Setup of north:
## datapath
module datapath(output [6:0] display, days, output [3:0] segment, output am, pm, dblink, Sound, Vcc_out, input Next, Up, SetTime, SetAlarm, Snooze, Stop, Mute, Clr, Clk_sys);
clock: 11.4 ns
lec_check: 0
cap_margin: 0
core_margin: 2
core_utilization: 72
cts_cluster_diameter: 39
cts_cluster_size: 40
hold_slack_margin: 0.29
max_routing_layer: met4
place_density: 0.64
setup_slack_margin: 3.3
slew_margin: 20
run.sh (not shown) runs the stock make flow with config.mk's settings and CLKGATE_MAP_FILE=.
diff inputs: north => south
Settings: HOLD_SLACK_MARGIN no longer set, was 0.29; PLACE_DENSITY no longer set, was 0.64; CTS_CLUSTER_SIZE no longer set, was 40; CAP_MARGIN now 20, was 0; SETUP_SLACK_MARGIN no longer set, was 3.3; MAX_ROUTING_LAYER no longer set, was met4; CORE_UTILIZATION now 40, was 72; CTS_CLUSTER_DIAMETER no longer set, was 39; the clock period (ns, I/O delays scaled along) now 8.42, was 11.4.
--- outcome ---
Both conditions hold for south: the flow ran to the end and the final layout passed the timing, design-rule and antenna checks.
On south: final period utilization is 12 points higher than what north gave.
north has lower routed wire length than south.
Compared with north, south shows total via count in the routed design that has gone down by a few percent.
Taking north as the reference, in south clock-buffer cell count up 3; final design area excluding fillers was more or less identical.
Part of the total power dissipated in the clock network was higher in north than in south.
The inputs of east differ from those of south as listed below.
Settings: CORE_UTILIZATION: 40 -> 65; the clock period (ns, I/O delays scaled along): 8.42 -> 5.47.
- Diff south -> east | core utilization | increase of 28 points
- east | stages: all done | timing, DRC, antenna: all pass
- Summary of east over south: worst-case clock skew -0.0033 ns, switching power summed over all nets +0.83 mW.
- Re final setup slack of the worst path: east is 2.16 ns down on south.
- Looking at critical path depth, east sits 1 lower than south does.
- east vs south: synthesis-to-finish area growth down in east
- Higher wire length after detailed routing was reported by south, not east.
- Synthesized cell count: east vs south identical
- Delta (east minus south): minimum hold slack went down; part of the total power dissipated in combinational logic went down; routed metal-1 wire length went down.
Relative to east, the following input files were edited for west:
Settings: an added PLACE_DENSITY of 0.64; a change of CORE_UTILIZATION from 65 to 72; a change of the clock period (ns, I/O delays scaled along) from 5.47 to 11.4.
Notes after the runs:
west has effective utilization at floorplan above what east had.
In west, the wire length on met3 came out 22% above the value in east.
Measured against each other, west and east differ in post-layout worst setup margin, the higher figure coming from west.
west has completed all stages; timing, DRC and antenna checks passed.
west against east: sequential share of layout area now sits at about the same level, gate count of the mapped netlist now sits at about the same level, post-synthesis cell count from yosys now sits at about the same level, proportion of power drawn by the clock network now sits at about the same level, power of the combinational group now sits lower.
The static leakage power in west sits 0.34% below the value recorded for east.


datapath again, from the RTL that the note above started with.
Settings: LEC_CHECK=0, CAP_MARGIN=5, CORE_MARGIN=2, CORE_UTILIZATION=40, HOLD_SLACK_MARGIN=0.24, SLEW_MARGIN=20; clock period 20.0 ns.
The baseline passed the timing, design-rule and antenna checks.
Edit:
CAP_MARGIN = 20   (was 5)
CORE_UTILIZATION = 58   (was 40)
HOLD_SLACK_MARGIN = unset   (was 0.24)
clock period = 8.42 ns   (was 20.0 ns; I/O delays follow)
Effect:
- The changed run completed with no timing, DRC or antenna violations
- die size went down by 30%
- setup slack loses 9.5 ns
- final cell count went down by 6.5%
- first-iteration DRC count is lower by 5.8%
- hold slack barely changes
- final area came out lower by 0.79%
- global-route usage grows by 8.3 points
- core utilization climbs by 19 points
- power climbs by 140%
Edit:
ABC_AREA = 1   (was unset)
CORE_UTILIZATION = 72   (was 58)
clock period = 4.68 ns   (was 8.42 ns; I/O delays follow)
Outcome: Count of clock-buffer cells in the layout drops by 9; wire length goes up by 14%; setup slack degrades by 1.7 ns; synthesized area rose by 2.2%; sequential share of layout area went down by 0.64 points; sequential power grows by 71%; power grows by 95%; global-route usage rose by 10 points.
Edit:
ABC_AREA = unset   (was 1)
CAP_MARGIN = 0   (was 20)
CTS_CLUSTER_SIZE = 19   (was unset)
PLACE_DENSITY = 0.36   (was unset)
SETUP_SLACK_MARGIN = 1.34   (was unset)
=> Utilization went up by 3.3 points. Non-clock buffer count goes up by 41. Routed wire length drops by 5.3%. Total power falls by 2.9%. Clock power goes down by 9.5%. Flip-flop count stays the same. Fmax grows by 2.5%. First-iteration DRC count falls by 2.5%.


datapath again, from the RTL that the note above started with.
export LEC_CHECK = 0
export CAP_MARGIN = 5
export CELL_PAD_IN_SITES_DETAIL_PLACEMENT = 2
export CELL_PAD_IN_SITES_GLOBAL_PLACEMENT = 3
export CORE_ASPECT_RATIO = 1.43
export CORE_MARGIN = 8
export CORE_UTILIZATION = 61
export CTS_CLUSTER_DIAMETER = 349
export HOLD_SLACK_MARGIN = 0.24
export MAX_ROUTING_LAYER = met4
export MIN_ROUTING_LAYER = met2
export PLACE_DENSITY_LB_ADDON = 0.02
export SLEW_MARGIN = 30
export TNS_END_PERCENT = 70
create_clock -name core_clock -period 11.9 [get_ports {Clk_sys}]
The starting point failed in 3_1_place_gp_skip_io.
Then changed:
CELL_PAD_IN_SITES_DETAIL_PLACEMENT = not set   (was 2)
CELL_PAD_IN_SITES_GLOBAL_PLACEMENT = not set   (was 3)
CORE_ASPECT_RATIO = not set   (was 1.43)
CORE_MARGIN = 2   (was 8)
CORE_UTILIZATION = 40   (was 61)
CTS_CLUSTER_DIAMETER = 291   (was 349)
MAX_ROUTING_LAYER = not set   (was met4)
MIN_ROUTING_LAYER = not set   (was met2)
SLEW_MARGIN = 20   (was 30)
clock period = 20.0 ns   (was 11.9 ns; I/O delays follow)
Outcome: The new run finished with timing, DRC and antenna clean. Synthesized cell count does not change. Die area rose by 30%. Synthesized area stays the same.
Then changed:
CAP_MARGIN = 20   (was 5)
CTS_CLUSTER_DIAMETER = not set   (was 291)
HOLD_SLACK_MARGIN = not set   (was 0.24)
PLACE_DENSITY_LB_ADDON = not set   (was 0.02)
TNS_END_PERCENT = not set   (was 70)
clock period = 5.19 ns   (was 20.0 ns; I/O delays follow)
Result:
- The changed run passed the timing, design-rule and antenna checks
- non-clock buffer count goes up by 7
- first-iteration DRC count is higher by 7.8%
- register-to-register slack is worse by 15000 ps
- flip-flop count stays the same
- sequential power climbs to 3.9 times its value
- cell count stays flat
- design area stays flat
- synthesized area does not change
- total power rises to 3.8 times its value
- utilization barely changes
- worst setup slack gets worse by 11000 ps
Then changed:
CORE_UTILIZATION = 66   (was 40)
CTS_CLUSTER_SIZE = 28   (was not set)
clock period = 10.1 ns   (was 5.19 ns; I/O delays follow)
Outcome: The changed run ran to the end with no violations. Hold slack is about the same. Area after synthesis is unchanged. Wire length decreases by 3.1%. Final area decreases by 3.0%. Count of clock-buffer cells in the layout increases by 2. Setup slack improved by 3100 ps. Via count increases by 2.6%. Core utilization increases by 27 points. Clock power decreases by 55%.
Then changed:
CORE_UTILIZATION = 72   (was 66)
CTS_CLUSTER_DIAMETER = 28   (was not set)
CTS_CLUSTER_SIZE = not set   (was 28)
PLACE_DENSITY_LB_ADDON = 0.01   (was not set)
SETUP_SLACK_MARGIN = 1.23   (was not set)
clock period = 4.69 ns   (was 10.1 ns; I/O delays follow)
Effect: The changed run finished clean; wire length rose by about 17%; design area rose by 10%; first-iteration DRC count rose by about 70%; total power rose to 2.8 times its value; critical path depth does not change; register-to-register slack degrades by 4800 ps.


Starting RTL as in the previous note.
clock: 11.2 ns
lec_check: 0
cap_margin: 0
core_margin: 2
core_utilization: 72
cts_cluster_diameter: 39
max_routing_layer: met4
place_density_lb_addon: 0.02
setup_slack_margin: 3.3
slew_margin: 20
The baseline finished with timing, DRC and antenna clean.
Next try:
CAP_MARGIN = 20   (was 0)
CORE_UTILIZATION = 64   (was 72)
CTS_CLUSTER_DIAMETER = not set   (was 39)
MAX_ROUTING_LAYER = not set   (was met4)
PLACE_DENSITY_LB_ADDON = not set   (was 0.02)
SETUP_SLACK_MARGIN = not set   (was 3.3)
clock period = 13.5 ns   (was 11.2 ns; I/O delays follow)
=> Die size rises by roughly a tenth. Setup slack gains 1800 ps. Via count is lower by a few percent. Core utilization fell by 11 points. Hold slack is about the same. Synthesized area is unchanged. Sequential share of layout area increases by 0.78 points.
Next try:
CORE_UTILIZATION = 40   (was 64)
SETUP_SLACK_MARGIN = 2.18   (was not set)
clock period = 8.42 ns   (was 13.5 ns; I/O delays follow)
=> The new run finished with timing, DRC and antenna clean; worst setup slack got worse by 3900 ps; register-to-register slack got worse by 4800 ps; wire length rises by a few percent.
Next try:
CORE_UTILIZATION = 70   (was 40)
SETUP_SLACK_MARGIN = 1.23   (was 2.18)
clock period = 4.69 ns   (was 8.42 ns; I/O delays follow)
- The changed run went through all stages and came out clean
- final area increases by a few percent
- die area decreases by well over a third
- routed wire length increases by a few percent


## v2
Starting RTL as in the previous note.
clock: 8.24 ns
lec_check: 0
abc_area: 1
cap_margin: 40
core_margin: 2
core_utilization: 68
cts_cluster_size: 72
max_routing_layer: met4
place_density: 0.62
slew_margin: 20
tns_end_percent: 5
Input changes introduced in v34 (baseline for comparison: v2):
- removing CTS_CLUSTER_SIZE (formerly 72)
- changing CAP_MARGIN from 40 to 15
- removing PLACE_DENSITY (formerly 0.62)
- removing MAX_ROUTING_LAYER (formerly met4)
- removing TNS_END_PERCENT (formerly 5)
- setting SETUP_SLACK_MARGIN to 1.37 for the first time
- removing ABC_AREA (formerly 1)
- changing CORE_UTILIZATION from 68 to 66
- changing the clock period (ns, I/O delays scaled along) from 8.24 to 5.22
- Comparing v34 and v2, the higher gate count of the mapped netlist was measured on v2.
- In the tables for v34 and v2, xor-xnor portion of the synthesized cell area reads higher with v34.
- Compared to v2, v34 shows a narrower setup margin.
- Going from v2 to v34, cell area after synthesis moved down, critical path depth climbed 2.
[inputs] v51 vs v34
- a deleted SETUP_SLACK_MARGIN that had been 1.37
- a change of CAP_MARGIN from 15 to 20
- a change of the clock period (ns, I/O delays scaled along) from 5.22 to 13.4
Findings:
Summary of v51 over v34: clock share of power saw an increase, first-pass iteration count of the detailed router saw an increase, clock insertion delay at the later pin of the skew report saw little to no change.
Taking v34 as the reference point, the data arrival time of the worst path of v51 rises by 1.39 ns.
Switching part of the total delta for v51 relative to v34: 0.60 points lower
Cmp v51 and v34 / sequential share of layout area / higher: v51
For v12, these inputs were changed with respect to v51:
- putting GPL_ROUTABILITY_DRIVEN at 0 where nothing was set
- putting CTS_CLUSTER_SIZE at 70 where nothing was set
- swapping 66 for 40 in CORE_UTILIZATION
- putting CELL_PAD_IN_SITES_GLOBAL_PLACEMENT at 1 where nothing was set
- swapping 13.4 for 20.0 in the clock period (ns, I/O delays scaled along)
--- outcome ---
On v12: starting utilization of the core area is 26 points lower than what v51 gave. Pre-CTS setup slack is higher on v12. The number of buffers inserted during clock tree synthesis number comes out higher for v12 vs v51. v12 vs. v51: worst setup slack after layout shows an increase of 5.49 ns, die area shows an increase of 63%, met1 usage shows a reduction of 13 points. Dominant power group = combinational logic: v51; dominant power group = sequential cells: v12. v12 completed end to end with timing, DRC and antenna clean.
Input-level comparison between v4 and v12:
- MAX_ROUTING_LAYER newly set to met4
- GPL_ROUTABILITY_DRIVEN changed from 0 to 1
- CTS_CLUSTER_DIAMETER newly set to 46
Findings:
Looking at largest power group, the clock result is from v4; the sequential cells one comes from v12. v4 against v12: via-per-instance ratio shows no meaningful change, area share of buffers outside the clock network shows a reduction of 0.16 points. Global-route met2 utilization delta (v12 -> v4): insignificant.
[inputs] v9 vs v4
- an added CELL_PAD_IN_SITES_DETAIL_PLACEMENT of 2
- an added ABC_AREA of 1
- a change of the clock period (ns, I/O delays scaled along) from 20.0 to 6.68
### Flow results
- The cell area number comes out higher for v9 vs v4.
- Between v4 and v9, part of the power in combinational logic is lower for v4, v9 comes in above that.
- There was hardly any difference in via density per instance between v9 and v4.
- Looking at depth of the critical timing path with buffers and inverters included, v9 sits 6 higher than v4 does.
- Looking at sequential share of layout area, v9 sits below v4.
No activity file was given, so power comes from the tool's default toggle rates.
